==> design/flow/design.v <==
module Control(
    input  [5:0] opcode,
    output reg RegDst, Branch, MemRead, MemtoReg,
    output reg [1:0] ALUOp,
    output reg MemWrite, ALUSrc, RegWrite
);
    always @(*) begin
        case (opcode)
            6'b000000: begin  
                RegDst   = 1;
                ALUSrc   = 0;
                MemtoReg = 0;
                RegWrite = 1;
                MemRead  = 0;
                MemWrite = 0;
                Branch   = 0;
                ALUOp    = 2'b10;
            end
            6'b100011: begin  
                RegDst   = 0;
                ALUSrc   = 1;
                MemtoReg = 1;
                RegWrite = 1;
                MemRead  = 1;
                MemWrite = 0;
                Branch   = 0;
                ALUOp    = 2'b00;
            end
            6'b101011: begin  
                RegDst   = 0;
                ALUSrc   = 1;
                MemtoReg = 0;
                RegWrite = 0;
                MemRead  = 0;
                MemWrite = 1;
                Branch   = 0;
                ALUOp    = 2'b00;
            end
            6'b000100: begin  
                RegDst   = 0;
                ALUSrc   = 0;
                MemtoReg = 0;
                RegWrite = 0;
                MemRead  = 0;
                MemWrite = 0;
                Branch   = 1;
                ALUOp    = 2'b01;
            end
            default: begin
                RegDst   = 0;
                ALUSrc   = 0;
                MemtoReg = 0;
                RegWrite = 0;
                MemRead  = 0;
                MemWrite = 0;
                Branch   = 0;
                ALUOp    = 2'b00;
            end
        endcase
    end
endmodule
module ALUControl(
    input  [1:0] ALUOp,
    input  [5:0] funct,
    output reg [3:0] ALUControl
);
    always @(*) begin
        casex ({ALUOp, funct})
            8'b10_100000: ALUControl = 4'b0010;  
            8'b10_100010: ALUControl = 4'b0110;  
            8'b10_100100: ALUControl = 4'b0000;  
            8'b10_100101: ALUControl = 4'b0001;  
            8'b10_101010: ALUControl = 4'b0111;  
            8'b00_xxxxxx: ALUControl = 4'b0010;  
            8'b01_xxxxxx: ALUControl = 4'b0110;  
            default:      ALUControl = 4'b0000;
        endcase
    end
endmodule
module ALU(
    input  [31:0] A,
    input  [31:0] B,
    input  [3:0]  ALUControl,
    output reg [31:0] Result,
    output Zero
);
    assign Zero = (Result == 0);
    always @(*) begin
        case (ALUControl)
            4'b0010: Result = A + B;            
            4'b0110: Result = A - B;            
            4'b0000: Result = A & B;            
            4'b0001: Result = A | B;            
            4'b0111: Result = (A < B) ? 1 : 0;  
            default: Result = 0;
        endcase
    end
endmodule
`timescale 1ns / 1ps
module Get_Instruction(
    input  [31:0] instruction,
    output [5:0] opcode,
    output reg [4:0] rs,
    output reg [4:0] rt,
    output reg [4:0] rd,
    output reg [4:0] shamt,
    output reg [5:0] funct,
    output reg [15:0] immediate,
    output reg isRtype,
    output reg isItype
);
assign opcode = instruction[31:26];
always @(*) begin
    if (opcode == 6'b000000) begin 
        isRtype   = 1'b1;
        isItype   = 1'b0;
        rs        = instruction[25:21];
        rt        = instruction[20:16];
        rd        = instruction[15:11];
        shamt     = instruction[10:6];
        funct     = instruction[5:0];
        immediate = 16'b0;
    end else begin
        isRtype   = 1'b0;
        isItype   = 1'b1;
        rs        = instruction[25:21];
        rt        = instruction[20:16];
        immediate = instruction[15:0];
        rd        = 5'b0;
        shamt     = 5'b0;
        funct     = 6'b0;
    end
end
endmodule 
`timescale 1ns / 1ps
module getoperands(
    output [31:0] operand1,
    output [31:0] operand2,
    input  [4:0] rs,
    input  [4:0] rt,
    input  [4:0] rd,
    input  [31:0] write_data,
    input  RegDst,
    input  RegWrite,
    input  ALUSrc,           
    input  clk
);
    reg [31:0] registers [0:31];
    wire [4:0] write_reg = (RegDst == 1) ? rd : rt;
    assign operand1 = (rs == 5'd0) ? 32'd0 : registers[rs];
    assign operand2 = (ALUSrc == 1) ? 32'd0 : ((rt == 5'd0) ? 32'd0 : registers[rt]);
    always @(posedge clk) begin
        if (RegWrite && write_reg != 5'd0)
            registers[write_reg] <= write_data;
    end
endmodule
module branch_datapath (
    input  wire [31:0] PC,
    input  wire [31:0] reg1,
    input  wire [31:0] reg2,
    input  wire [15:0] imm,
    input  wire        Branch,
    output wire [31:0] nextPC,
    output wire        Zero,
    output wire        BranchTaken
);
    wire [31:0] PC_plus4;
    wire [31:0] imm_ext;
    wire [31:0] imm_shift;
    wire [31:0] branch_addr;
    wire [31:0] alu_result;
    assign PC_plus4   = PC + 32'd4;
    assign imm_ext    = {{16{imm[15]}}, imm};
    assign imm_shift  = imm_ext << 2;
    assign branch_addr = PC_plus4 + imm_shift;
    assign alu_result = reg1 - reg2;
    assign Zero       = (alu_result == 32'd0);
    assign BranchTaken = Branch & Zero;
    assign nextPC     = BranchTaken ? branch_addr : PC_plus4;
endmodule
module mips_core (
    input  wire        clk,
    input  wire        reset,
    output wire [31:0] imem_addr,
    input  wire [31:0] imem_data,
    output wire [31:0] dmem_addr,
    output wire [31:0] dmem_wdata,
    output wire        dmem_we,
    output wire        dmem_re,
    input  wire [31:0] dmem_rdata
);
    reg  [31:0] PC;
    wire [31:0] nextPC;
    wire [5:0]  opcode, funct;
    wire [4:0]  rs, rt, rd, shamt;
    wire [15:0] immediate;
    wire        isRtype, isItype;
    wire RegDst, Branch, MemRead, MemtoReg, MemWrite, ALUSrc, RegWrite;
    wire [1:0]  ALUOp;
    wire [3:0]  ALUCtl;
    wire [31:0] reg1, reg2, alu_b, alu_result, write_back;
    wire        alu_zero, br_zero, br_taken;
    always @(posedge clk or posedge reset) begin
        if (reset)
            PC <= 32'b0;
        else
            PC <= nextPC;
    end
    assign imem_addr = PC;
    Get_Instruction GI (
        .instruction(imem_data),
        .opcode(opcode),
        .rs(rs),
        .rt(rt),
        .rd(rd),
        .shamt(shamt),
        .funct(funct),
        .immediate(immediate),
        .isRtype(isRtype),
        .isItype(isItype)
    );
    Control CTRL (
        .opcode(opcode),
        .RegDst(RegDst),
        .Branch(Branch),
        .MemRead(MemRead),
        .MemtoReg(MemtoReg),
        .ALUOp(ALUOp),
        .MemWrite(MemWrite),
        .ALUSrc(ALUSrc),
        .RegWrite(RegWrite)
    );
    ALUControl ALUCTRL (
        .ALUOp(ALUOp),
        .funct(funct),
        .ALUControl(ALUCtl)
    );
    getoperands RF (
        .operand1(reg1),
        .operand2(reg2),
        .rs(rs),
        .rt(rt),
        .rd(rd),
        .write_data(write_back),
        .RegDst(RegDst),
        .RegWrite(RegWrite),
        .ALUSrc(1'b0),
        .clk(clk)
    );
    assign alu_b = ALUSrc ? {{16{immediate[15]}}, immediate} : reg2;
    ALU ALU0 (
        .A(reg1),
        .B(alu_b),
        .ALUControl(ALUCtl),
        .Result(alu_result),
        .Zero(alu_zero)
    );
    branch_datapath BD (
        .PC(PC),
        .reg1(reg1),
        .reg2(reg2),
        .imm(immediate),
        .Branch(Branch),
        .nextPC(nextPC),
        .Zero(br_zero),
        .BranchTaken(br_taken)
    );
    assign dmem_addr  = alu_result;
    assign dmem_wdata = reg2;
    assign dmem_we    = MemWrite;
    assign dmem_re    = MemRead;
    assign write_back = MemtoReg ? dmem_rdata : alu_result;
endmodule
==> design/flow/run.sh <==
#!/bin/bash
# the make line also repeats each setting of config.mk as NAME=value (left out here)
make -C /OpenROAD-flow-scripts/flow DESIGN_CONFIG=/design/flow/config.mk WORK_HOME=/design/flow/orfs CLKGATE_MAP_FILE= finish
==> design/flow/config.mk <==
export PLATFORM = sky130hd
export DESIGN_NAME = mips_core
export DESIGN_NICKNAME = mips_core
export VERILOG_FILES = /design/flow/design.v
export SDC_FILE = /design/flow/constraint.sdc
export NUM_CORES = 4
export LEC_CHECK = 0
export ABC_AREA = 1
export CAP_MARGIN = 40
export CELL_PAD_IN_SITES_DETAIL_PLACEMENT = 0
export CELL_PAD_IN_SITES_GLOBAL_PLACEMENT = 2
export CORE_MARGIN = 6
export CORE_UTILIZATION = 45
export CTS_CLUSTER_DIAMETER = 330
export GPL_ROUTABILITY_DRIVEN = 1
export GPL_TIMING_DRIVEN = 0
export MIN_ROUTING_LAYER = met2
export PLACE_DENSITY_LB_ADDON = 0.05
export SETUP_SLACK_MARGIN = 1.92
export SLEW_MARGIN = 20
export TNS_END_PERCENT = 90
==> design/flow/constraint.sdc <==
create_clock -name core_clock -period 11.0 [get_ports {clk}]
set_input_delay 2.2000 -clock core_clock [delete_from_list [all_inputs] [get_ports {clk}]]
set_output_delay 2.2000 -clock core_clock [all_outputs]
set_load 0.01 [all_outputs]
==> run summary, run 1 <==
MUX share of area - 0%
Synth Seq Share - 52.0%
placed cells - 9,024
DP Worst Slack - -2.17 ns
top post-synthesis cells by area - edfxtp_1, o21ai_0, nor2_1
Synth Instances - 6,789
hold_buf cts - 0
Yosys cell types - 62
dpl hpwl - 291,000 um
status - did not finish
Core ar. - 0.133 mm^2
fp util - 45.4%
Post-synth regs - 1,054
top cells by count, synth - nor2_1, o21ai_0, edfxtp_1
I/O pin total - 164
CTS Sinks - 1,054
Post-synth EDFFs - 1,024
Top FF cell, synth - edfxtp_1
stage reached - global routing
Top logic family - AND-OR/OR-AND gates
TritonCTS buffer count - 116
GR Util All Layers - 90.9%
Yosys top cell area share - 50.8%
Chip Height - 379 um
grt ovf - 3,294
Clock Path Buffers - 3
Die Width - 379 um
# H-tree levels - 3
stop err - [ERROR GRT-0116] Global routing finished with congestion. Check the congestion regions in the DRC Viewer.
Adders+Majority by Area - 3.39%
port bufs - 158
simple share - 17.4%
asr flop ratio synth - 2.85%
Root Buffer - clkbuf_16
full die area - 0.143 mm^2
Yosys top cell by instances - nor2_1
xor/xnor share - 0.767%
number of cells in the yosys synthesis report - 6,789
Avg Cell Area, Syn - 8.92 um^2
Final Wtd Congestion - 1.31
Yosys chip area - 0.0605 mm^2
compound-gate portion of the synthesized area - 20.6%
cell taking the most area after synthesis - edfxtp_1
Row Count - 134
yosys warns - 6
Syn Std Cell Area - 0.0605 mm^2
[per-stage QoR]
stage | cell area, um^2 | total power [mW] | setup TNS (ns)
floorplan | 60700 | 6.61 | 0
global placement | 64500 | 8.24 | -891.90
detailed placement | 69100 | 8.47 | -65.97
CTS | 76700 | 12.6 | 0
[timing repair]
item | in CTS
setup endpoints to repair | 895
pin swaps | 100
cloned | 3
buffers inserted | 102
gates resized | 967
[routing by layer]
metal / GRT usage [%] / GRT overflow
met5: 83.5 / 213
met4: 77.4 / 281
met3: 102 / 2407
met2: 89.9 / 393
met1: - / -
==> run 2: changes to the inputs <==
Settings changed: CAP_MARGIN 40 to 20, CELL_PAD_IN_SITES_DETAIL_PLACEMENT 0 to 2, CELL_PAD_IN_SITES_GLOBAL_PLACEMENT 2 to unset, CORE_ASPECT_RATIO set to 1.68, CORE_MARGIN 6 to 10, CORE_UTILIZATION 45 to 46, CTS_CLUSTER_DIAMETER 330 to 131, GPL_ROUTABILITY_DRIVEN 1 to unset, GPL_TIMING_DRIVEN 0 to unset, MAX_ROUTING_LAYER set to met5, PLACE_DENSITY_LB_ADDON 0.05 to 0.21, SETUP_SLACK_MARGIN 1.92 to unset, SLEW_MARGIN 20 to 10, TNS_END_PERCENT 90 to 15.
Clock period 11.0 ns to 10.0 ns, I/O delays scaled along.
==> run 2 against run 1 <==
  * The flow again stops in global routing
  * Area after synthesis stayed put
  * Die size up 2.5%
  * Synthesized cell count unchanged
==> run summary, run 2 <==
cell taking the most area after synthesis - edfxtp_1
Final Wtd Congestion - 1.06
Yosys chip area - 0.0605 mm^2
xor/xnor share - 0.767%
number of cells in the yosys synthesis report - 6,789
Post-synth EDFFs - 1,024
Top FF cell, synth - edfxtp_1
fp util - 46.3%
port bufs - 161
# H-tree levels - 3
Synth Seq Share - 52.0%
dpl hpwl - 233,000 um
I/O pin total - 164
status - did not finish
Syn Std Cell Area - 0.0605 mm^2
yosys warns - 6
full die area - 0.147 mm^2
top cells by count, synth - nor2_1, o21ai_0, edfxtp_1
Clock Path Buffers - 3
Avg Cell Area, Syn - 8.92 um^2
Root Buffer - clkbuf_16
simple share - 17.4%
Top logic family - AND-OR/OR-AND gates
Die Width - 300 um
Yosys top cell area share - 50.8%
Core ar. - 0.131 mm^2
Yosys top cell by instances - nor2_1
Chip Height - 490 um
Cell Area, Placed - 0.0663 mm^2
TritonCTS buffer count - 102
compound-gate portion of the synthesized area - 20.6%
MUX share of area - 0%
hold_buf cts - 0
Synth Instances - 6,789
asr flop ratio synth - 2.85%
stage reached - global routing
grt ovf - 12
CTS Sinks - 1,054
Row Count - 172
Yosys cell types - 62
stop err - [ERROR GRT-0116] Global routing finished with congestion. Check the congestion regions in the DRC Viewer.
top post-synthesis cells by area - edfxtp_1, o21ai_0, nor2_1
Post-synth regs - 1,054
Adders+Majority by Area - 3.39%
GR Util All Layers - 81.0%
run 2: per-layer routing:
layer | GRT overflow | track usage [%]
met5 | 4 | 64.5
met4 | 3 | 67.5
met3 | 3 | 84.7
met2 | 2 | 86.0
met1 | - | -
run 2: stage by stage:
stage | power, mW | hold WS, ns | setup slack [ns] | util (%) | std cells
after floorplan | 7.27 | 0.617 | 1.82 | - | 6822
after global placement | 9.01 | 0.614 | 0.0916 | 50.6 | 8629
after detailed placement | 9.23 | 0.684 | -0.217 | 50.7 | 8631
after CTS | 13.8 | 0.699 | 0.00731 | 53.4 | 8820
run 2: timing repair:
action                                 4_1_cts
setup buffers                                4
pin swaps                                    3
resized                                     13
endpoints found under the hold margin        0
setup endpoints to repair                   10
==> run 3: changes to the inputs <==
Settings changed: ABC_AREA 1 to unset, CELL_PAD_IN_SITES_DETAIL_PLACEMENT 2 to unset, CORE_ASPECT_RATIO 1.68 to 0.55, CORE_MARGIN 10 to 2, CORE_UTILIZATION 46 to 65, CTS_CLUSTER_DIAMETER 131 to unset, CTS_CLUSTER_SIZE set to 52, MAX_ROUTING_LAYER met5 to met4, MIN_ROUTING_LAYER met2 to unset, PLACE_DENSITY_LB_ADDON 0.21 to 0.04, SETUP_SLACK_MARGIN set to 1.3, SLEW_MARGIN 10 to 35, TNS_END_PERCENT 15 to unset.
Clock period 10.0 ns to 5.47 ns, I/O delays scaled along.
==> run 3 against run 2 <==
  * Synthesized cell count fell by 47%
  * Die size fell by 38%
  * The layout now fails its checks (setup timing)
  * Area after synthesis fell by 5.0%
==> run summary, run 3 <==
Row Count - 80
Sequential Power - 9.89 mW
pin count of the biggest net entering global routing - 55
clock network power share - 28.7%
DP Worst Slack - -2.53 ns
simple share - 5.77%
Synth Seq Share - 54.8%
Worst R2R Setup Slack - -0.93 ns
Max-cap violations - 0
Yosys top cell by instances - edfxtp_1
Iter 0 DRT Violations - 10.3k
Die Width - 405 um
# H-tree levels - 3
top post-synthesis cells by area - edfxtp_1, mux4_2, ha_1
clock network power - 7.23 mW
clock skew - 0.0578 ns
initial antenna violation count - 14
DRC violations left - 0
setup_tns - -651.00 ns
I/O pin total - 164
Int Pwr - 17.0 mW
CP Max Fanout - 11
TritonCTS buffer count - 91
fillers - 3,659
top cells by count, synth - edfxtp_1, mux4_2, nor2_1
first-pass GRT wire length - 342,000 um
MI comb area - 0.0264 mm^2
Synth Instances - 3,592
Cell Area, Placed - 0.0677 mm^2
CTS Sinks - 1,054
final hold vios - 0
Yosys top cell area share - 53.5%
Top logic family - multiplexers
via count - 47.4k
hold-critical path depth - 2
switching portion of total power - 32.7%
Avg Cell Area, Syn - 16.0 um^2
vias in the first global route - 46.7k
Yosys cell types - 80
RR Endpoint - PC[10]$_DFF_PP0_
critical path class - input port to primary output
CP max-delay cell - mux4_2
Critical Path Source - imem_data[21]
IR drop worst, VDD - 0.452 mV
asr flop ratio synth - 2.85%
Power Dens Cells - 339 mW/mm^2
cell taking the most area after synthesis - edfxtp_1
fp util - 66.0%
Core ar. - 0.0872 mm^2
final setup margin - -2.02 ns
MUX share of area - 25.9%
full die area - 0.0910 mm^2
CP required - 4.38 ns
endpoint class of the critical path - primary output
Root Buffer - clkbuf_16
Final Wtd Congestion - 1.07
Clock Path Buffers - 3
CP Data Arrival Time - 6.40 ns
post-route clock period utilization - 137%
placed cells - 5,560
Fail Reasons - setup timing
xor/xnor share - 1.06%
Post-Route WL - 250,000 um
Slew headroom - 27.6%
crit path buf inv count - 6
worst hold path class - flip-flop to flip-flop
Wirelength per Cell - 42.2 um
grt ovf - 0
hold_buf cts - 0
Top FF cell, synth - edfxtp_1
R2R Path Start - RF.registers[11][0]$_DFFE_PP_
Pwr top - registers
Comb power frac - 32.1%
Fin Hold WS - 0.611 ns
Tmin final - 7.49 ns
Post-synth EDFFs - 1,024
Adders+Majority by Area - 3.56%
Latency at later pin - 0.76 ns
FF/Latch Area - 0.0315 mm^2
Max Transition Viols Final - 0
Crit path largest cell delay - 0.55 ns
Chip Height - 225 um
Util after Layout - 85.3%
Post-synth regs - 1,054
dpl hpwl - 147,000 um
Critical path destination - dmem_addr[31]
Critical Path Stages - 22
post-route cell area - 0.0744 mm^2
R2R cell count - 24
Reg clk slew, reported paths - 0.07 ns
port bufs - 161
Setup Viol. Count Final - 894
Yosys chip area - 0.0575 mm^2
min-delay src - PC[31]$_DFF_PP0_
worst path cell trace - buf_16 > buf_16 > buf_12 > mux4_2 > mux4_2 > nand2b_1 > a21oi_2 > buf_4 > ha_1 > a21o_1 > a2111oi_4 > o21ai_1 > a31oi_1 > o21bai_1 > a311oi_2 > o21ai_2 > a21o_2 > buf_6 > a311o_1 > o21a_1 > a31oi_4 > buf_6
Syn Std Cell Area - 0.0575 mm^2
Final Power - 25.2 mW
Initial DRT Pass Iterations - 16
number of cells in the yosys synthesis report - 3,592
sequential share of power - 39.2%
yosys warns - 6
CTS tree - built
vias per cell - 7.99
Max Fclk - 133 MHz
compound-gate portion of the synthesized area - 6.24%
Hold Path End - PC[31]$_DFF_PP0_
post-route ant nets - 0
Sw Pwr - 8.25 mW
leakage - 27.2 nW
status - finished with violations
Log Warnings - 97
Synth-to-Final Area Change - 29.3%
unrepaired setup endpoints after global routing - true
kind of start point of the critical path - input port
comb pwr - 8.10 mW
crit-path leading delay family - AND-OR/OR-AND gates
Slew @ Worst Pin - 1.08 ns
GR Util All Layers - 55.9%
Non-Filler Instances - 5,929
nets@finish - 4,881
run 3: area by class of cell:
cell class / instances / share of cell area (%)
Clock buffer: 114 / 3.21
Timing Repair Buffer: 1167 / 15.2
Clock inverter: 49 / 0.784
Antenna cell: 17 / 0.0572
Tap cell: 1189 / 2.00
Multi-Input combinational cell: 2182 / 35.6
Inverter: 157 / 0.793
Sequential cell: 1054 / 42.4
run 3: timing repair:
action	4_1_cts	5_1_grt
buffers inserted	87	87
pin swaps	125	100
resized	360	147
cloned	8	5
endpoints found under the setup margin	1119	1119
run 3: per-layer routing:
| metal | share of wire (%) | vias up | global-route usage, % |
|---|---|---|---|
| li1 | - | 16800 | - |
| met1 | 30 | 22600 | 67.7 |
| met2 | 41 | 6121 | 73.9 |
| met3 | 20 | 1882 | 27.8 |
| met4 | 9.3 | 0 | 36.9 |
| met5 | 0 | - | - |
==> run 4: changes to the inputs <==
Settings changed: CORE_ASPECT_RATIO 0.55 to unset, CORE_UTILIZATION 65 to 72, CTS_CLUSTER_SIZE 52 to 58, MAX_ROUTING_LAYER met4 to unset, PLACE_DENSITY_LB_ADDON 0.04 to 0.26, SLEW_MARGIN 35 to 20.
Clock period 5.47 ns to 8.59 ns, I/O delays scaled along.
==> run 4 against run 3 <==
  * The run now fails in global routing
  * Area after synthesis unchanged
  * Synthesized cell count unchanged
  * Die size decreased by 9.7%
==> run summary, run 4 <==
yosys warns - 6
Syn Std Cell Area - 0.0575 mm^2
Yosys top cell by instances - edfxtp_1
status - did not finish
stage reached - global routing
simple share - 5.77%
Die Width - 287 um
Top FF cell, synth - edfxtp_1
Row Count - 103
top post-synthesis cells by area - edfxtp_1, mux4_2, ha_1
port bufs - 161
Final Wtd Congestion - 1.04
Synth Seq Share - 54.8%
dpl hpwl - 139,000 um
placed cells - 5,138
Adders+Majority by Area - 3.56%
Post-synth EDFFs - 1,024
Root Buffer - clkbuf_16
Avg Cell Area, Syn - 16.0 um^2
Post-synth regs - 1,054
Chip Height - 287 um
I/O pin total - 164
Yosys top cell area share - 53.5%
stop err - [ERROR GRT-0232] Routing congestion too high. Check the congestion heatmap in the GUI.
asr flop ratio synth - 2.85%
Cell Area, Placed - 0.0650 mm^2
CTS Sinks - 1,054
Top logic family - multiplexers
Core ar. - 0.0790 mm^2
number of cells in the yosys synthesis report - 3,592
Yosys chip area - 0.0575 mm^2
xor/xnor share - 1.06%
GR Util All Layers - 79.0%
compound-gate portion of the synthesized area - 6.24%
grt ovf - 97
top cells by count, synth - edfxtp_1, mux4_2, nor2_1
Clock Path Buffers - 3
Yosys cell types - 80
full die area - 0.0821 mm^2
fp util - 72.8%
# H-tree levels - 3
cell taking the most area after synthesis - edfxtp_1
MUX share of area - 25.9%
Synth Instances - 3,592
TritonCTS buffer count - 104
-- run 4: what timing repair did --
action                                  4_1_cts
hold buffers                                  0
gates cloned                                 10
endpoints found under the setup margin      187
pin swaps                                    89
buffers inserted                             51
gates resized                               295
-- run 4: metal layers --
layer / track usage (%) / overflow
met1: 79.2 / 3
met2: 91.6 / 42
met3: 68.7 / 4
met4: 76.4 / 46
met5: 41.3 / 2
-- run 4: per-stage QoR --
stage / worst slack, ns / setup TNS, ns
after floorplan: 0.0753 / 0
after global placement: -0.450 / -3.46
after detailed placement: -0.553 / -5.17
after CTS: -0.0134 / -0.0134
==> run 5: changes to the inputs <==
Settings changed: ABC_AREA set to 1, CTS_CLUSTER_DIAMETER set to 356, CTS_CLUSTER_SIZE 58 to 32, PLACE_DENSITY set to 0.44, PLACE_DENSITY_LB_ADDON 0.26 to unset, SETUP_SLACK_MARGIN 1.3 to -0.42.
Clock period 8.59 ns to 4.18 ns, I/O delays scaled along.
==> run 5 against run 4 <==
  * The run again fails in global routing
  * Die size rose by 5.2%
  * Area after synthesis up 5.3%
  * Synthesized cell count is 89% higher
==> run summary, run 5 <==
port bufs - 161
I/O pin total - 164
Clock Path Buffers - 3
TritonCTS buffer count - 38
Synth Instances - 6,789
Top logic family - AND-OR/OR-AND gates
asr flop ratio synth - 2.85%
Top FF cell, synth - edfxtp_1
grt ovf - 3,521
MUX share of area - 0%
xor/xnor share - 0.767%
Chip Height - 294 um
top cells by count, synth - nor2_1, o21ai_0, edfxtp_1
simple share - 17.4%
dpl hpwl - 177,000 um
stop err - [ERROR GRT-0232] Routing congestion too high. Check the congestion heatmap in the GUI.
placed cells - 8,797
Post-synth regs - 1,054
Yosys chip area - 0.0605 mm^2
Row Count - 106
number of cells in the yosys synthesis report - 6,789
CTS Sinks - 1,054
Core ar. - 0.0834 mm^2
Syn Std Cell Area - 0.0605 mm^2
status - did not finish
top post-synthesis cells by area - edfxtp_1, o21ai_0, nor2_1
Post-synth EDFFs - 1,024
# H-tree levels - 2
stage reached - global routing
compound-gate portion of the synthesized area - 20.6%
fp util - 72.6%
Yosys cell types - 62
Yosys top cell area share - 50.8%
full die area - 0.0864 mm^2
Yosys top cell by instances - nor2_1
Avg Cell Area, Syn - 8.92 um^2
cell taking the most area after synthesis - edfxtp_1
Adders+Majority by Area - 3.39%
Final Wtd Congestion - 1.13
yosys warns - 6
GR Util All Layers - 100%
Root Buffer - clkbuf_16
Die Width - 294 um
DP Worst Slack - -2.25 ns
hold_buf cts - 0
Synth Seq Share - 52.0%
run 5: timing repair:
action / in CTS
setup endpoints to repair: 798
gates resized: 555
cloned: 27
buffers inserted: 98
pin swaps: 165
run 5: per-stage QoR:
stage	power, mW	util (%)	cell area, um^2
4_1_cts	28.4	93.5	78000
3_5_place_dp	22.8	88.6	73900
3_3_place_gp	22.5	88.6	73900
2_1_floorplan	17.5	-	61400
run 5: metal layers:
metal	GRT usage [%]	overflow
met5	83.7	42
met4	106	973
met3	93.1	332
met2	109	1892
met1	95.1	282
==> run 6: changes to the inputs <==
Settings changed: ABC_AREA 1 to unset, CORE_UTILIZATION 72 to 45, CTS_CLUSTER_DIAMETER 356 to unset, CTS_CLUSTER_SIZE 32 to unset, GPL_TIMING_DRIVEN set to 1, MIN_ROUTING_LAYER set to met2, SETUP_SLACK_MARGIN -0.42 to unset, SLEW_MARGIN 20 to 40.
Clock period 4.18 ns to 15.2 ns, I/O delays scaled along.
==> run 6 against run 5 <==
  * Now clean on timing, DRC and antenna
  * Die size is 51% higher
  * Synthesized cell count down 47%
  * Area after synthesis shrank 5.0%
==> run summary, run 6 <==
status - complete, no violations
Final Wtd Congestion - 0.982
worst path cell trace - buf_8 > buf_12 > buf_16 > mux4_2 > mux4_2 > nand2_1 > a21o_1 > o21ai_0 > ha_1 > and4_1 > nand2_1 > nor2_1 > a21oi_1 > o21ai_0 > o221ai_1 > o21ai_0 > o21a_1 > a221o_1 > a21oi_1 > mux2i_1 > o21ai_0 > clkdlybuf4s50_1
Yosys chip area - 0.0575 mm^2
min-delay src - PC[31]$_DFF_PP0_
vias per cell - 8.56
Die Width - 361 um
clock network power share - 33.9%
nets@finish - 4,005
top post-synthesis cells by area - edfxtp_1, mux4_2, ha_1
Post-Route WL - 201,000 um
Top Metal Used - met5
Yosys top cell area share - 53.5%
leakage - 22.2 nW
setup_tns - 0 ns
Post-synth EDFFs - 1,024
compound-gate portion of the synthesized area - 6.24%
critical path class - input port to primary output
grt ovf - 0
final setup margin - 1.39 ns
Latency at later pin - 0.77 ns
cell taking the most area after synthesis - edfxtp_1
MUX share of area - 25.9%
Max Transition Viols Final - 0
CP required - 12.16 ns
hold_buf cts - 0
Sequential Power - 3.57 mW
RR Endpoint - RF.registers[28][30]$_DFFE_PP_
clock network power - 2.81 mW
switching portion of total power - 30.5%
post-route clock period utilization - 90.9%
TritonCTS buffer count - 113
Hold Path End - PC[31]$_DFF_PP0_
Root Buffer - clkbuf_16
CTS tree - built
first-pass GRT wire length - 283,000 um
Clock Path Buffers - 3
met3 routed WL - 83,400 um
Chip Height - 361 um
top cells by count, synth - edfxtp_1, mux4_2, nor2_1
Syn Std Cell Area - 0.0575 mm^2
Avg Cell Area, Syn - 16.0 um^2
final hold vios - 0
Critical Path Stages - 22
pin count of the biggest net entering global routing - 122
yosys warns - 6
Synth Instances - 3,592
Log Warnings - 100
crit path buf inv count - 4
via count - 47.6k
CP Data Arrival Time - 10.77 ns
met2 WL post-DR - 96,200 um
asr flop ratio synth - 2.85%
Post-synth regs - 1,054
crit-path leading delay family - AND-OR/OR-AND gates
GR Util All Layers - 45.1%
M1 WL - 0 um
fp util - 45.2%
Tmin final - 13.81 ns
Sw Pwr - 2.53 mW
endpoint class of the critical path - primary output
Fin Hold WS - 0.614 ns
xor/xnor share - 1.06%
simple share - 5.77%
IR drop worst, VDD - 0.116 mV
Setup Viol. Count Final - 0
worst hold path class - flip-flop to flip-flop
Max Fclk - 72.4 MHz
Util after Layout - 51.6%
unrepaired setup endpoints after global routing - false
R2R cell count - 22
Critical path destination - dmem_addr[30]
Row Count - 131
Yosys top cell by instances - edfxtp_1
DRC violations left - 0
Initial DRT Pass Iterations - 9
comb pwr - 1.92 mW
kind of start point of the critical path - input port
CP max-delay cell - clkdlybuf4s50_1
DP Worst Slack - 1.71 ns
full die area - 0.131 mm^2
Pwr top - registers
number of cells in the yosys synthesis report - 3,592
Slew headroom - 30.6%
Core ar. - 0.127 mm^2
hold-critical path depth - 2
clock skew - 0.0657 ns
Wirelength per Cell - 36.2 um
Adders+Majority by Area - 3.56%
initial antenna violation count - 2
CP most frequent cell - o21ai_0
post-route ant nets - 0
Critical Path Source - imem_data[16]
I/O pin total - 164
# H-tree levels - 3
Reg clk slew, reported paths - 0.06 ns
CTS Sinks - 1,054
post-CTS setup buffer count - 0
vias in the first global route - 54.0k
sequential share of power - 43.0%
Slew @ Worst Pin - 1.04 ns
Crit path largest cell delay - 0.64 ns
Yosys cell types - 80
CP Max Fanout - 62
Worst R2R Setup Slack - 7.52 ns
CTS resizes - 0
Iter 0 DRT Violations - 9,687
Top FF cell, synth - edfxtp_1
Comb power frac - 23.1%
Int Pwr - 5.76 mW
Top logic family - multiplexers
dpl hpwl - 121,000 um
Power Dens Cells - 126 mW/mm^2
port bufs - 161
R2R Path Start - RF.registers[15][0]$_DFFE_PP_
Max-cap violations - 0
Synth Seq Share - 54.8%
Synth-to-Final Area Change - 14.1%
==> run 6: area by class of cell <==
| class | instances | area, um^2 |
|---|---|---|
| Multi-Input combinational cell | 2181 | 25000 |
| Inverter | 157 | 589 |
| Tap cell | 1662 | 2080 |
| Timing Repair Buffer | 270 | 2690 |
| Sequential cell | 1054 | 31500 |
| Antenna cell | 29 | 72.6 |
| Fill cell | 10400 | 61600 |
| Clock inverter | 74 | 703 |
| Clock buffer | 135 | 2950 |
==> run 6: layer usage <==
layer | global-route usage, % | up-vias
met5 | 27.7 | -
met4 | 9.58 | 107
met3 | 58.9 | 1710
met2 | 52.7 | 14900
met1 | - | 15900
li1 | - | 15000
==> run 6: stage by stage <==
| step | power [mW] | instance area [um^2] | std cells |
|---|---|---|---|
| finish | 8.30 | 65600 | 5562 |
| global route | 8.53 | 65600 | 5544 |
| CTS | 8.18 | 65400 | 5530 |
| detailed placement | 5.44 | 61700 | 5321 |
| global placement | 5.39 | 61500 | 5315 |
| floorplan | 4.70 | 57600 | 3625 |
==> run 7: changes to the inputs <==
Settings changed: ABC_AREA set to 0, CAP_MARGIN 20 to 35, CELL_PAD_IN_SITES_DETAIL_PLACEMENT set to 2, CELL_PAD_IN_SITES_GLOBAL_PLACEMENT set to 2, CORE_MARGIN 2 to 7, CORE_UTILIZATION 45 to 68, CTS_CLUSTER_DIAMETER set to 330, GPL_ROUTABILITY_DRIVEN set to 1, GPL_TIMING_DRIVEN 1 to 0, HOLD_SLACK_MARGIN set to 0.25, MIN_ROUTING_LAYER met2 to met1, PLACE_DENSITY 0.44 to unset, PLACE_DENSITY_LB_ADDON set to 0.18, SETUP_SLACK_MARGIN set to 1.92, SLEW_MARGIN 40 to 20, TNS_END_PERCENT set to 30.
Clock period 15.2 ns to 11.0 ns, I/O delays scaled along.
==> run 7 against run 6 <==
  * The flow now stops in global placement without I/O
  * Synthesized cell count unchanged
  * Area after synthesis did not move
  * Die size down 29%
==> run summary, run 7 <==
simple share - 5.77%
MUX share of area - 25.9%
Row Count - 106
Die Width - 305 um
fp util - 68.7%
Chip Height - 305 um
Yosys top cell by instances - edfxtp_1
Top FF cell, synth - edfxtp_1
yosys warns - 6
number of cells in the yosys synthesis report - 3,592
top cells by count, synth - edfxtp_1, mux4_2, nor2_1
Post-synth regs - 1,054
Synth Instances - 3,592
Syn Std Cell Area - 0.0575 mm^2
asr flop ratio synth - 2.85%
Yosys chip area - 0.0575 mm^2
full die area - 0.0929 mm^2
top post-synthesis cells by area - edfxtp_1, mux4_2, ha_1
compound-gate portion of the synthesized area - 6.24%
status - did not finish
stop err - [ERROR FLW-0024] Place density exceeds 1.0 (current PLACE_DENSITY_LB_ADDON =  0.18). Please check if the value of  PLACE_DENSITY_LB_ADDON is between 0 and 0.99.
Avg Cell Area, Syn - 16.0 um^2
Yosys cell types - 80
Core ar. - 0.0837 mm^2
cell taking the most area after synthesis - edfxtp_1
xor/xnor share - 1.06%
Top logic family - multiplexers
stage reached - global placement without I/O
Yosys top cell area share - 53.5%
Adders+Majority by Area - 3.56%
Post-synth EDFFs - 1,024
Synth Seq Share - 54.8%
==> run 8: changes to the inputs <==
Settings changed: ABC_AREA 0 to unset, CAP_MARGIN 35 to 20, CELL_PAD_IN_SITES_DETAIL_PLACEMENT 2 to unset, CELL_PAD_IN_SITES_GLOBAL_PLACEMENT 2 to unset, CORE_MARGIN 7 to 2, CORE_UTILIZATION 68 to 50, CTS_CLUSTER_DIAMETER 330 to unset, GPL_ROUTABILITY_DRIVEN 1 to unset, GPL_TIMING_DRIVEN 0 to unset, HOLD_SLACK_MARGIN 0.25 to unset, MIN_ROUTING_LAYER met1 to unset, PLACE_DENSITY set to 0.6, PLACE_DENSITY_LB_ADDON 0.18 to unset, SETUP_SLACK_MARGIN 1.92 to unset, TNS_END_PERCENT 30 to 5.
Clock period 11.0 ns to 8.68 ns, I/O delays scaled along.
==> run 8 against run 7 <==
  * The layout now fails its checks (setup timing)
  * Die size up 27%
  * Synthesized cell count unchanged
  * Area after synthesis is the same
==> run summary, run 8 <==
status - finished with violations
Fail Reasons - setup timing
Top logic family - multiplexers
R2R cell count - 25
Iter 0 DRT Violations - 4,314
GR Util All Layers - 33.5%
Max Fclk - 114 MHz
hold_buf cts - 0
Synth Instances - 3,592
fillers - 8,553
comb pwr - 3.62 mW
clock network power share - 33.3%
Critical Path Source - imem_data[16]
Adders+Majority by Area - 3.56%
Reg clk slew, reported paths - 0.06 ns
first-pass GRT wire length - 279,000 um
Final Wtd Congestion - 0.961
unrepaired setup endpoints after global routing - true
Log Warnings - 96
I/O pin total - 164
Sw Pwr - 4.26 mW
fp util - 50.4%
post-route cell area - 0.0695 mm^2
number of cells in the yosys synthesis report - 3,592
Row Count - 124
Comb power frac - 24.5%
Int Pwr - 10.5 mW
Syn Std Cell Area - 0.0575 mm^2
switching portion of total power - 28.8%
CP Data Arrival Time - 7.02 ns
worst path cell trace - buf_12 > buf_12 > mux4_2 > mux4_2 > mux2i_1 > buf_4 > nor2_2 > nand2_1 > nand2_1 > ha_2 > buf_4 > a21o_1 > a21o_1 > a21o_1 > a2111oi_4 > buf_4 > nor3_1 > o22ai_2 > buf_4 > nor3_1 > a31o_2 > o221a_2 > o221ai_1 > clkdlybuf4s50_1
asr flop ratio synth - 2.85%
Slew @ Worst Pin - 1.19 ns
hold-critical path depth - 2
Core ar. - 0.114 mm^2
Synth Seq Share - 54.8%
# H-tree levels - 3
nets@finish - 4,421
CTS Sinks - 1,054
Post-synth EDFFs - 1,024
Fin Hold WS - 0.609 ns
CP required - 6.94 ns
simple share - 5.77%
Synth-to-Final Area Change - 20.9%
Yosys top cell area share - 53.5%
Root Buffer - clkbuf_16
Critical Path Stages - 24
CP most frequent cell - buf_4
Yosys chip area - 0.0575 mm^2
sequential share of power - 42.2%
Wirelength per Cell - 33.6 um
Hold Path End - PC[31]$_DFF_PP0_
vias in the first global route - 39.3k
Worst R2R Setup Slack - 2.48 ns
Clock Path Buffers - 3
Max Transition Viols Final - 0
Tmin final - 8.75 ns
CTS tree - built
Crit path largest cell delay - 0.61 ns
R2R Path Start - RF.registers[23][0]$_DFFE_PP_
Avg Cell Area, Syn - 16.0 um^2
Top FF cell, synth - edfxtp_1
post-route clock period utilization - 101%
critical path class - input port to primary output
IR drop worst, VDD - 0.178 mV
Setup Viol. Count Final - 3
vias per cell - 6.66
Power Dens Cells - 213 mW/mm^2
yosys warns - 6
Initial DRT Pass Iterations - 8
crit-path leading delay family - AND-OR/OR-AND gates
xor/xnor share - 1.06%
Yosys cell types - 80
Post-Route WL - 195,000 um
MUX share of area - 25.9%
post-route ant nets - 0
RR Endpoint - RF.registers[20][31]$_DFFE_PP_
cell taking the most area after synthesis - edfxtp_1
Max-cap violations - 0
top cells by count, synth - edfxtp_1, mux4_2, nor2_1
leakage - 24.6 nW
endpoint class of the critical path - primary output
DRC violations left - 0
Critical path destination - dmem_addr[21]
Latency at later pin - 0.75 ns
Yosys top cell by instances - edfxtp_1
Chip Height - 343 um
dpl hpwl - 131,000 um
Cell Area, Placed - 0.0653 mm^2
worst hold path class - flip-flop to flip-flop
TritonCTS buffer count - 108
CP max-delay cell - clkdlybuf4s50_1
final setup margin - -0.0743 ns
Pwr top - registers
CP Max Fanout - 7
kind of start point of the critical path - input port
full die area - 0.118 mm^2
grt ovf - 0
pin count of the biggest net entering global routing - 39
Die Width - 343 um
initial antenna violation count - 4
min-delay src - PC[31]$_DFF_PP0_
clock skew - 0.0465 ns
port bufs - 161
compound-gate portion of the synthesized area - 6.24%
clock network power - 4.93 mW
crit path buf inv count - 7
top post-synthesis cells by area - edfxtp_1, mux4_2, ha_1
Slew headroom - 20.6%
final hold vios - 0
via count - 38.6k
Sequential Power - 6.24 mW
Post-synth regs - 1,054
[run 8: timing repair]
action,CTS,global route
endpoints found under the hold margin,0,0
setup buffers,8,0
cloned,2,0
pin swaps,17,9
endpoints found under the setup margin,23,22
gates resized,75,34
[run 8: cell type report]
| class | instances | area [um^2] | share of cell area, % |
|---|---|---|---|
| Antenna cell | 3 | 7.51 | 0.0108 |
| Clock buffer | 122 | 2760 | 3.96 |
| Clock inverter | 78 | 998 | 1.44 |
| Inverter | 157 | 589 | 0.848 |
| Multi-Input combinational cell | 2181 | 25200 | 36.3 |
| Sequential cell | 1054 | 31500 | 45.3 |
| Tap cell | 1512 | 1890 | 2.72 |
| Timing Repair Buffer | 691 | 6540 | 9.41 |
[run 8: stage by stage]
step	std cells	TNS, ns	power (mW)	setup slack [ns]	util (%)
floorplan	3625	0	8.26	0.00415	-
detailed placement	5584	-10.92	9.90	-0.740	57.2
global route	5795	-2.42	15.3	-0.294	60.9
finish	5798	-0.105	14.8	-0.0743	60.9
global placement	5582	-10.86	9.82	-0.782	57.1
CTS	5794	-0.191	14.8	-0.132	60.8
[run 8: routing by layer]
layer	routed length, um	share of wire, %	global-route usage (%)
met2	92500	47	53.8
met4	9160	4.7	13.9
met3	20100	10	6.08
met5	20	0.010	0
met1	73000	37	45.4
==> run 9: changes to the inputs <==
Settings changed: ABC_AREA set to 1, CAP_MARGIN 20 to 30, CELL_PAD_IN_SITES_DETAIL_PLACEMENT set to 1, CELL_PAD_IN_SITES_GLOBAL_PLACEMENT set to 3, CORE_UTILIZATION 50 to 23, GPL_TIMING_DRIVEN set to 1, MAX_ROUTING_LAYER set to met5, PLACE_DENSITY 0.6 to 0.81, SETUP_SLACK_MARGIN set to 0.47, TNS_END_PERCENT 5 to unset.
Clock period 8.68 ns to 11.0 ns, I/O delays scaled along.
==> run 9 against run 8 <==
  * Now clean on timing, DRC and antenna
  * Sequential power fell by 21%
  * Global-route usage decreased by 12 points
  * Via count is 47% higher
  * Critical path depth shrank 3
  * Cell area is 3.2% higher
  * Total power shrank 18%
  * Flip-flop count unchanged
  * Largest power group unchanged
  * Highest routed layer unchanged
==> run summary, run 9 <==
crit-path leading delay family - buffers and inverters
R2R Path Start - RF.registers[10][21]$_DFFE_PP_
Avg Cell Area, Syn - 8.92 um^2
initial antenna violation count - 14
placed cells - 10.3k
TritonCTS buffer count - 119
Final Wtd Congestion - 0.909
hold-critical path depth - 3
number of cells in the yosys synthesis report - 6,789
Synth-to-Final Area Change - 18.5%
Clock Path Buffers - 3
Slew @ Worst Pin - 1.20 ns
I/O pin total - 164
Sequential Power - 4.94 mW
grt ovf - 0
cell taking the most area after synthesis - edfxtp_1
Max Fclk - 97.3 MHz
MUX share of area - 0%
GR Util All Layers - 21.0%
worst path cell trace - buf_8 > inv_12 > buf_12 > buf_4 > o21ai_0 > o221ai_1 > nand3_1 > nand2_1 > o211ai_1 > inv_1 > ha_1 > nor2_1 > inv_1 > nor4_1 > nand3_1 > o21ai_1 > nand3_1 > nand3_1 > nand3_1 > o2111ai_1 > clkdlybuf4s50_1
clock network power share - 33.1%
Synth Instances - 6,789
Comb power frac - 26.3%
Post-synth EDFFs - 1,024
via count - 56.8k
switching portion of total power - 33.6%
simple share - 17.4%
Critical Path Stages - 21
kind of start point of the critical path - input port
Slew headroom - 19.8%
Critical path destination - dmem_addr[29]
Fin Hold WS - 0.642 ns
compound-gate portion of the synthesized area - 20.6%
Latency at later pin - 0.81 ns
setup_tns - 0 ns
R2R cell count - 19
first-pass GRT wire length - 412,000 um
DRC violations left - 0
nets@finish - 7,133
worst hold path class - flip-flop to flip-flop
crit path buf inv count - 7
CP Data Arrival Time - 8.08 ns
fp util - 23.1%
Crit path largest cell delay - 0.70 ns
post-route clock period utilization - 93.4%
fillers - 30.4k
Post-synth regs - 1,054
Syn Std Cell Area - 0.0605 mm^2
hold_buf cts - 0
Log Warnings - 109
Root Buffer - clkbuf_16
full die area - 0.267 mm^2
Final Power - 12.2 mW
CP Max Fanout - 96
Max Transition Viols Final - 0
Max-cap violations - 0
Power Dens Cells - 170 mW/mm^2
Yosys top cell area share - 50.8%
Reg clk slew, reported paths - 0.07 ns
clock network power - 4.04 mW
Chip Height - 517 um
pin count of the biggest net entering global routing - 186
Cell Area, Placed - 0.0677 mm^2
Hold Path End - PC[2]$_DFF_PP0_
Sw Pwr - 4.09 mW
Util after Layout - 27.4%
Synth Seq Share - 52.0%
DP Worst Slack - 0.568 ns
Top logic family - AND-OR/OR-AND gates
CTS tree - built
vias in the first global route - 57.4k
comb pwr - 3.20 mW
sequential share of power - 40.5%
critical path class - input port to primary output
xor/xnor share - 0.767%
top cells by count, synth - nor2_1, o21ai_0, edfxtp_1
asr flop ratio synth - 2.85%
Core ar. - 0.262 mm^2
Setup Viol. Count Final - 0
leakage - 25.2 nW
Wirelength per Cell - 27.6 um
dpl hpwl - 183,000 um
post-route ant nets - 0
Yosys chip area - 0.0605 mm^2
Iter 0 DRT Violations - 5,391
post-route cell area - 0.0717 mm^2
Yosys cell types - 62
Tmin final - 10.28 ns
CP max-delay cell - o211ai_1
CTS Sinks - 1,054
top post-synthesis cells by area - edfxtp_1, o21ai_0, nor2_1
RR Endpoint - PC[25]$_DFF_PP0_
Worst R2R Setup Slack - 5.13 ns
Die Width - 517 um
Post-Route WL - 290,000 um
Initial DRT Pass Iterations - 5
status - complete, no violations
unrepaired setup endpoints after global routing - false
Pwr top - registers
# H-tree levels - 3
min-delay src - PC[2]$_DFF_PP0_
Non-Filler Instances - 10.5k
IR drop worst, VDD - 0.136 mV
yosys warns - 6
CP most frequent cell - nand3_1
port bufs - 161
Yosys top cell by instances - nor2_1
Int Pwr - 8.08 mW
final hold vios - 0
Top FF cell, synth - edfxtp_1
final setup margin - 0.725 ns
clock skew - 0.0648 ns
CP required - 8.80 ns
Row Count - 188
endpoint class of the critical path - primary output
vias per cell - 5.40
Adders+Majority by Area - 3.39%
Critical Path Source - imem_data[21]
run 9: layout make-up:
type	instances	area, um^2	area share, %
clock buffer	147	3080	4.30
multi-input combinational	4861	25900	36.2
tap	3515	4400	6.13
clock inverter	73	788	1.10
antenna	4	10.0	0.0140
timing repair buffer	452	4370	6.09
inverter	417	1620	2.26
sequential	1054	31500	43.9
run 9: timing repair:
item,CTS,global route
setup buffers,0,7
endpoints found under the setup margin,0,15
gates resized,0,19
run 9: metal layers:
metal / global-route usage (%) / vias to the layer above / share of wire (%)
li1: - / 24700 / -
met1: 28.3 / 29100 / 43
met2: 34.1 / 2512 / 46
met3: 3.15 / 552 / 7.6
met4: 7.35 / 2 / 3.6
met5: 0 / - / 0.0045
==> run 10: changes to the inputs <==
Settings changed: ABC_AREA 1 to unset, CAP_MARGIN 30 to 20, CELL_PAD_IN_SITES_DETAIL_PLACEMENT 1 to unset, CELL_PAD_IN_SITES_GLOBAL_PLACEMENT 3 to unset, CORE_UTILIZATION 23 to 59, CTS_CLUSTER_DIAMETER set to 364, GPL_TIMING_DRIVEN 1 to unset, MAX_ROUTING_LAYER met5 to unset, PLACE_DENSITY 0.81 to 0.36, SETUP_SLACK_MARGIN 0.47 to unset.
Clock period 11.0 ns to 5.47 ns, I/O delays scaled along.
==> run 10 against run 9 <==
  * The layout now fails its checks (setup timing)
  * Sequential power grew 100%
  * Cell count shrank 44%
  * Die size shrank 63%
  * First-iteration DRC count grew 22%
  * Critical endpoint is now dmem_addr[15]
  * Largest cell class unchanged
  * Highest routed layer unchanged
==> run summary, run 10 <==
status - finished with violations
Fail Reasons - setup timing
Chip Height - 316 um
Crit path largest cell delay - 0.53 ns
unrepaired setup endpoints after global routing - true
endpoint class of the critical path - primary output
Log Warnings - 100
fillers - 5,486
CP most frequent cell - a21o_1
via count - 42.4k
critical path class - input port to primary output
R2R Path Start - RF.registers[19][0]$_DFFE_PP_
CP Data Arrival Time - 6.22 ns
top post-synthesis cells by area - edfxtp_1, mux4_2, ha_1
clock network power share - 30.9%
IR drop worst, VDD - 0.459 mV
Hold Path End - PC[31]$_DFF_PP0_
Post-synth EDFFs - 1,024
Slew @ Worst Pin - 0.995 ns
Sequential Power - 9.89 mW
simple share - 5.77%
CP required - 4.38 ns
Syn Std Cell Area - 0.0575 mm^2
Yosys cell types - 80
Setup Viol. Count Final - 830
post-route ant nets - 0
GR Util All Layers - 42.5%
RR Endpoint - RF.registers[30][26]$_DFFE_PP_
TritonCTS buffer count - 105
Non-Filler Instances - 5,941
dpl hpwl - 131,000 um
pin count of the biggest net entering global routing - 45
MUX share of area - 25.9%
Max Fclk - 137 MHz
Reg clk slew, reported paths - 0.06 ns
Yosys top cell area share - 53.5%
Int Pwr - 17.3 mW
CTS Sinks - 1,054
final hold vios - 0
CP max-delay cell - mux4_2
Top logic family - multiplexers
DRC violations left - 0
vias in the first global route - 43.0k
Iter 0 DRT Violations - 6,599
clock skew - 0.0832 ns
Comb power frac - 29.4%
Top FF cell, synth - edfxtp_1
Adders+Majority by Area - 3.56%
Max Transition Viols Final - 0
min-delay src - PC[31]$_DFF_PP0_
Die Width - 316 um
Post-synth regs - 1,054
# H-tree levels - 3
fp util - 59.5%
Final Wtd Congestion - 0.966
Slew headroom - 33.0%
crit-path leading delay family - AND-OR/OR-AND gates
# diodes - 0
nets@finish - 4,808
Initial DRT Pass Iterations - 6
post-route cell area - 0.0740 mm^2
Avg Cell Area, Syn - 16.0 um^2
top cells by count, synth - edfxtp_1, mux4_2, nor2_1
hold-critical path depth - 2
R2R cell count - 28
full die area - 0.100 mm^2
xor/xnor share - 1.06%
initial antenna violation count - 5
crit path buf inv count - 7
Row Count - 114
switching portion of total power - 30.4%
kind of start point of the critical path - input port
port bufs - 161
Core ar. - 0.0967 mm^2
Synth Instances - 3,592
Wirelength per Cell - 36.1 um
Critical Path Stages - 27
post-route clock period utilization - 134%
grt ovf - 0
Power Dens Cells - 336 mW/mm^2
Synth Seq Share - 54.8%
Critical path destination - dmem_addr[15]
placed cells - 5,633
Critical Path Source - imem_data[16]
comb pwr - 7.31 mW
final setup margin - -1.84 ns
cell taking the most area after synthesis - edfxtp_1
worst hold path class - flip-flop to flip-flop
compound-gate portion of the synthesized area - 6.24%
Post-Route WL - 215,000 um
clock network power - 7.68 mW
yosys warns - 6
Root Buffer - clkbuf_16
Synth-to-Final Area Change - 28.8%
I/O pin total - 164
Sw Pwr - 7.56 mW
Yosys top cell by instances - edfxtp_1
asr flop ratio synth - 2.85%
vias per cell - 7.14
Clock Path Buffers - 3
first-pass GRT wire length - 299,000 um
Latency at later pin - 0.77 ns
hold_buf cts - 0
Worst R2R Setup Slack - -0.95 ns
Cell Area, Placed - 0.0677 mm^2
number of cells in the yosys synthesis report - 3,592
Tmin final - 7.31 ns
Pwr top - registers
Yosys chip area - 0.0575 mm^2
CP Max Fanout - 7
Max-cap violations - 0
DP Worst Slack - -2.71 ns
sequential share of power - 39.8%
CTS tree - built
leakage - 27.0 nW
## run 10: area by class of cell
cell class                 count  area [um^2]  share of cell area (%)
clock buffer                 118         2700                    3.64
clock inverter                74          818                    1.11
inverter                     157          596                   0.804
multi-input combinational   2181        26100                    35.2
sequential                  1054        31500                    42.5
tap                         1276         1600                    2.16
timing repair buffer        1081        10800                    14.5
## run 10: what timing repair did
action | in CTS | in global routing
buffers inserted | 73 | 38
gates resized | 317 | 129
setup endpoints to repair | 862 | 830
gates cloned | 14 | 4
pin swaps | 104 | 98
## run 10: metrics by stage
step	hold WS, ns	utilization [%]	TNS (ns)	power (mW)
2_1_floorplan	0.630	-	-995.29	13.2
3_3_place_gp	0.606	70.1	-1295.84	16.3
3_5_place_dp	0.601	70.1	-1333.44	16.5
4_1_cts	0.611	75.6	-344.89	24.2
5_1_grt	0.643	76.6	-561.50	25.5
6_report	0.601	76.6	-482.65	24.9
## run 10: layer usage
layer	GRT usage, %	part of all wire (%)	up-vias
met1	54.8	33	21300
li1	-	-	16600
met4	22.7	6.8	8
met2	65.6	46	3594
met3	12.9	15	874
met5	0	0.026	-
==> run 11: changes to the inputs <==
Settings changed: ABC_AREA set to 1, CELL_PAD_IN_SITES_DETAIL_PLACEMENT set to 1, CELL_PAD_IN_SITES_GLOBAL_PLACEMENT set to 1, CORE_MARGIN 2 to 5, CORE_UTILIZATION 59 to 45, CTS_CLUSTER_DIAMETER 364 to 120, GPL_TIMING_DRIVEN set to 1, MAX_ROUTING_LAYER set to met4, MIN_ROUTING_LAYER set to met1, PLACE_DENSITY 0.36 to 0.44.
Clock period 5.47 ns to 15.2 ns, I/O delays scaled along.
==> run 11 against run 10 <==
  * The run now finishes clean
  * Sequential share of layout area up 4.1 points
  * Clock skew rose by 0.0045 ns
  * Synthesized cell count increased by 89%
  * Register-to-register slack gained 9.7 ns
  * Via count up 34%
  * Combinational power shrank 71%
  * Non-clock buffer count fell by 796
  * Routed wire length rose by 27%
==> run summary, run 11 <==
vias in the first global route - 57.0k
R2R Path Start - RF.registers[10][9]$_DFFE_PP_
crit-path leading delay family - simple AND/OR/NAND/NOR gates
Yosys top cell area share - 50.8%
Final Power - 8.40 mW
via count - 57.0k
Tmin final - 13.21 ns
fillers - 15.3k
asr flop ratio synth - 2.85%
min-delay src - PC[2]$_DFF_PP0_
CP required - 12.16 ns
Top Metal Used - met4
critical path class - input port to primary output
CTS tree - built
CTS resizes - 0
pin count of the biggest net entering global routing - 188
fp util - 45.3%
top post-synthesis cells by area - edfxtp_1, o21ai_0, nor2_1
I/O pin total - 164
FF/Latch Area - 0.0315 mm^2
Yosys cell types - 62
clock network power share - 32.1%
first-pass GRT wire length - 390,000 um
# H-tree levels - 3
Max Fclk - 75.7 MHz
Synth Instances - 6,789
Synth Seq Share - 52.0%
Row Count - 134
nets@finish - 6,962
met3 routed WL - 26,600 um
Initial DRT Pass Iterations - 5
Slew headroom - 20.6%
Post-Route WL - 271,000 um
clock skew - 0.0878 ns
Util after Layout - 50.6%
post-CTS setup buffer count - 0
TritonCTS buffer count - 115
M1 WL - 111,000 um
hold-critical path depth - 3
Post-synth EDFFs - 1,024
Slew @ Worst Pin - 1.19 ns
Post-synth regs - 1,054
vias per cell - 6.63
Chip Height - 377 um
RR Endpoint - RF.registers[10][0]$_DFFE_PP_
Critical Path Stages - 24
Max-cap violations - 0
Synth-to-Final Area Change - 11.6%
Pwr top - registers
MI comb area - 0.0260 mm^2
Setup Viol. Count Final - 0
R2R cell count - 25
dpl hpwl - 161,000 um
setup_tns - 0 ns
Comb power frac - 25.3%
Hold Path End - PC[2]$_DFF_PP0_
leakage - 24.1 nW
Max Transition Viols Final - 0
CP most frequent cell - inv_1
grt ovf - 0
switching portion of total power - 33.6%
Log Warnings - 126
CP max-delay cell - nand3_2
Core ar. - 0.134 mm^2
GR Util All Layers - 38.2%
IR drop worst, VDD - 0.118 mV
top cells by count, synth - nor2_1, o21ai_0, edfxtp_1
Reg clk slew, reported paths - 0.05 ns
cell taking the most area after synthesis - edfxtp_1
endpoint class of the critical path - primary output
Final Wtd Congestion - 0.991
comb pwr - 2.12 mW
Wirelength per Cell - 31.6 um
worst hold path class - flip-flop to flip-flop
post-route cell area - 0.0676 mm^2
hold_buf cts - 0
CP Data Arrival Time - 10.17 ns
status - complete, no violations
Cell Area, Placed - 0.0640 mm^2
post-route ant nets - 0
Critical path destination - dmem_addr[21]
Sequential Power - 3.58 mW
Top FF cell, synth - edfxtp_1
Critical Path Source - imem_data[17]
Crit path largest cell delay - 0.92 ns
DRC violations left - 0
Fin Hold WS - 0.664 ns
Yosys top cell by instances - nor2_1
post-route clock period utilization - 86.9%
Adders+Majority by Area - 3.39%
MUX share of area - 0%
Yosys chip area - 0.0605 mm^2
final hold vios - 0
worst path cell trace - clkbuf_8 > inv_8 > nand3_2 > nand3_1 > inv_1 > o21ai_0 > inv_1 > ha_1 > inv_1 > a21oi_1 > o21bai_1 > nand2_1 > a21oi_1 > a21oi_1 > inv_1 > nand2_1 > nand2_1 > inv_1 > o21ai_0 > a21oi_1 > or2_2 > nand3_1 > nand2_1 > clkdlybuf4s50_1
Top logic family - AND-OR/OR-AND gates
Latency at later pin - 0.79 ns
Die Width - 377 um
full die area - 0.142 mm^2
crit path buf inv count - 8
Iter 0 DRT Violations - 6,258
kind of start point of the critical path - input port
unrepaired setup endpoints after global routing - false
xor/xnor share - 0.767%
Sw Pwr - 2.82 mW
CP Max Fanout - 89
Root Buffer - clkbuf_16
Int Pwr - 5.58 mW
simple share - 17.4%
port bufs - 161
Avg Cell Area, Syn - 8.92 um^2
clock network power - 2.70 mW
sequential share of power - 42.6%
initial antenna violation count - 7
CTS Sinks - 1,054
met2 WL post-DR - 121,000 um
Worst R2R Setup Slack - 8.72 ns
Power Dens Cells - 124 mW/mm^2
Syn Std Cell Area - 0.0605 mm^2
yosys warns - 6
compound-gate portion of the synthesized area - 20.6%
Clock Path Buffers - 3
number of cells in the yosys synthesis report - 6,789
run 11: metrics by stage:
stage | worst slack, ns | std cells
after global routing | 1.61 | 8597
after floorplan | 4.94 | 6822
after global placement | 2.27 | 8383
final | 1.99 | 8599
after CTS | 2.18 | 8593
after detailed placement | 2.20 | 8385
run 11: layout make-up:
class                           count  share of cell area (%)
Sequential cell                  1054                    46.6
Timing Repair Buffer              285                    4.04
Multi-Input combinational cell   4861                    38.4
Antenna cell                        6                  0.0222
Clock buffer                      151                    4.52
Tap cell                         1768                    3.27
Inverter                          417                    2.38
Clock inverter                     57                   0.707
run 11: metal layers:
metal  track usage, %  up-vias
li1                 -    24300
met1             50.8    28900
met2             58.4     3072
met3             6.44      719
met4             15.6        0
met5                -        -
==> run 12: changes to the inputs <==
Settings changed: ABC_AREA 1 to unset, CELL_PAD_IN_SITES_DETAIL_PLACEMENT 1 to unset, CELL_PAD_IN_SITES_GLOBAL_PLACEMENT 1 to unset, CORE_MARGIN 5 to 2, CORE_UTILIZATION 45 to 47, CTS_CLUSTER_DIAMETER 120 to unset, GPL_TIMING_DRIVEN 1 to unset, HOLD_SLACK_MARGIN set to 0.3, MAX_ROUTING_LAYER met4 to unset, MIN_ROUTING_LAYER met1 to unset, PLACE_DENSITY 0.44 to 0.6, SETUP_SLACK_MARGIN set to -0.71, TNS_END_PERCENT set to 5.
Clock period 15.2 ns to 6.92 ns, I/O delays scaled along.
==> run 12 against run 11 <==
  * Now fails the layout checks on setup timing
  * Die size shrank 12%
  * Synthesized cell count shrank 47%
  * Clock skew shrank 0.034 ns
  * Highest routed layer unchanged
  * Worst setup slack lost 3.0 ns
  * Register-to-register slack lost 7.8 ns
  * Hold slack lost 0.064 ns
  * Global-route usage shrank 8.5 points
  * Count of clock-buffer cells in the layout shrank 27
  * Total power grew 120%
  * Core utilization grew 8.6 points
  * Via count shrank 33%
==> run summary, run 12 <==
Latency at later pin - 0.74 ns
IR drop worst, VDD - 0.277 mV
Yosys top cell by instances - edfxtp_1
unrepaired setup endpoints after global routing - true
Comb power frac - 25.8%
Yosys cell types - 80
top post-synthesis cells by area - edfxtp_1, mux4_2, ha_1
post-route ant nets - 0
Root Buffer - clkbuf_16
endpoint class of the critical path - primary output
vias per cell - 6.31
min-delay src - PC[31]$_DFF_PP0_
Fail Reasons - setup timing
nets@finish - 4,601
Avg Cell Area, Syn - 16.0 um^2
compound-gate portion of the synthesized area - 6.24%
simple share - 5.77%
first-pass GRT wire length - 266,000 um
Final Wtd Congestion - 0.959
grt ovf - 0
Yosys top cell area share - 53.5%
I/O pin total - 164
critical path class - input port to primary output
post-route clock period utilization - 114%
DRC violations left - 0
switching portion of total power - 28.1%
RR Endpoint - RF.registers[30][31]$_DFFE_PP_
TritonCTS buffer count - 111
Post-Route WL - 185,000 um
Worst R2R Setup Slack - 0.96 ns
Sw Pwr - 5.32 mW
Iter 0 DRT Violations - 5,029
Top FF cell, synth - edfxtp_1
CTS Sinks - 1,054
fillers - 9,289
Critical path destination - dmem_addr[0]
Slew @ Worst Pin - 1.01 ns
CP max-delay cell - mux4_2
Setup Viol. Count Final - 27
clock network power - 6.20 mW
Tmin final - 7.88 ns
clock skew - 0.0533 ns
Fin Hold WS - 0.600 ns
Reg clk slew, reported paths - 0.06 ns
worst hold path class - flip-flop to flip-flop
crit-path leading delay family - AND-OR/OR-AND gates
vias in the first global route - 38.1k
Slew headroom - 32.3%
R2R Path Start - RF.registers[2][0]$_DFFE_PP_
Synth Seq Share - 54.8%
Power Dens Cells - 263 mW/mm^2
# H-tree levels - 3
xor/xnor share - 1.06%
Yosys chip area - 0.0575 mm^2
Row Count - 128
Final Power - 18.9 mW
sequential share of power - 41.3%
Max-cap violations - 0
port bufs - 161
CP Max Fanout - 8
Initial DRT Pass Iterations - 5
Synth-to-Final Area Change - 25.1%
Wirelength per Cell - 30.4 um
via count - 38.4k
Die Width - 354 um
full die area - 0.125 mm^2
worst path cell trace - buf_16 > mux4_2 > mux4_2 > mux2i_4 > nor2_2 > nand2_1 > nand2_2 > ha_4 > fa_2 > o21bai_4 > a21o_1 > a21oi_2 > o21ai_2 > a41oi_4 > o211ai_1 > a311o_1 > a21oi_2 > o31ai_4 > a21oi_2 > o31a_1 > nor3b_4 > o21ai_4 > buf_6
Pwr top - registers
MUX share of area - 25.9%
clock network power share - 32.8%
final hold vios - 0
initial antenna violation count - 2
kind of start point of the critical path - input port
comb pwr - 4.88 mW
Hold Path End - PC[31]$_DFF_PP0_
crit path buf inv count - 2
Critical Path Source - imem_data[16]
Clock Path Buffers - 3
Max Fclk - 127 MHz
R2R cell count - 27
hold_buf cts - 0
top cells by count, synth - edfxtp_1, mux4_2, nor2_1
Max Transition Viols Final - 0
Critical Path Stages - 23
CTS tree - built
cell taking the most area after synthesis - edfxtp_1
Post-synth regs - 1,054
Top logic family - multiplexers
dpl hpwl - 126,000 um
fp util - 47.3%
GR Util All Layers - 29.6%
post-route cell area - 0.0719 mm^2
Util after Layout - 59.2%
Cell Area, Placed - 0.0670 mm^2
CP most frequent cell - a21oi_2
Syn Std Cell Area - 0.0575 mm^2
Chip Height - 354 um
leakage - 25.8 nW
CP required - 5.54 ns
Sequential Power - 7.81 mW
Adders+Majority by Area - 3.56%
Log Warnings - 97
Core ar. - 0.122 mm^2
status - finished with violations
Post-synth EDFFs - 1,024
Crit path largest cell delay - 0.54 ns
number of cells in the yosys synthesis report - 3,592
hold-critical path depth - 2
asr flop ratio synth - 2.85%
final setup margin - -0.964 ns
pin count of the biggest net entering global routing - 40
Synth Instances - 3,592
yosys warns - 6
Int Pwr - 13.6 mW
CP Data Arrival Time - 6.50 ns
==> run 12: layout make-up <==
cell class	instances	area (um^2)	share of cell area (%)
multi-input combinational	2181	25500	35.4
tap	1625	2030	2.83
antenna	1	2.50	0.00348
inverter	157	589	0.819
clock inverter	78	931	1.29
clock buffer	124	2850	3.96
timing repair buffer	868	8550	11.9
sequential	1054	31500	43.8
==> run 12: stage by stage <==
step | instances | setup TNS (ns) | setup slack, ns
floorplan | 3625 | -104.37 | -0.927
global placement | 5841 | -160.27 | -1.56
detailed placement | 5841 | -183.32 | -1.58
CTS | 6081 | -18.90 | -0.933
global route | 6087 | -30.81 | -1.08
finish | 6088 | -18.19 | -0.964
==> run 12: per-layer routing <==
metal  part of all wire (%)  global-route usage, %  vias to the layer above
met4                    3.5                   9.89                        0
li1                       -                      -                    16200
met5                      0                      0                        -
met2                     44                   43.7                     1956
met3                     11                   6.67                      301
met1                     42                   43.8                    20000
==> run 12: what timing repair did <==
item	4_1_cts	5_1_grt
gates cloned	11	1
pin swaps	87	44
gates resized	160	40
buffers inserted	52	11
endpoints found under the hold margin	0	0
setup endpoints to repair	24	25
Power figures rest on the tool's default switching activity, not on a simulated workload.
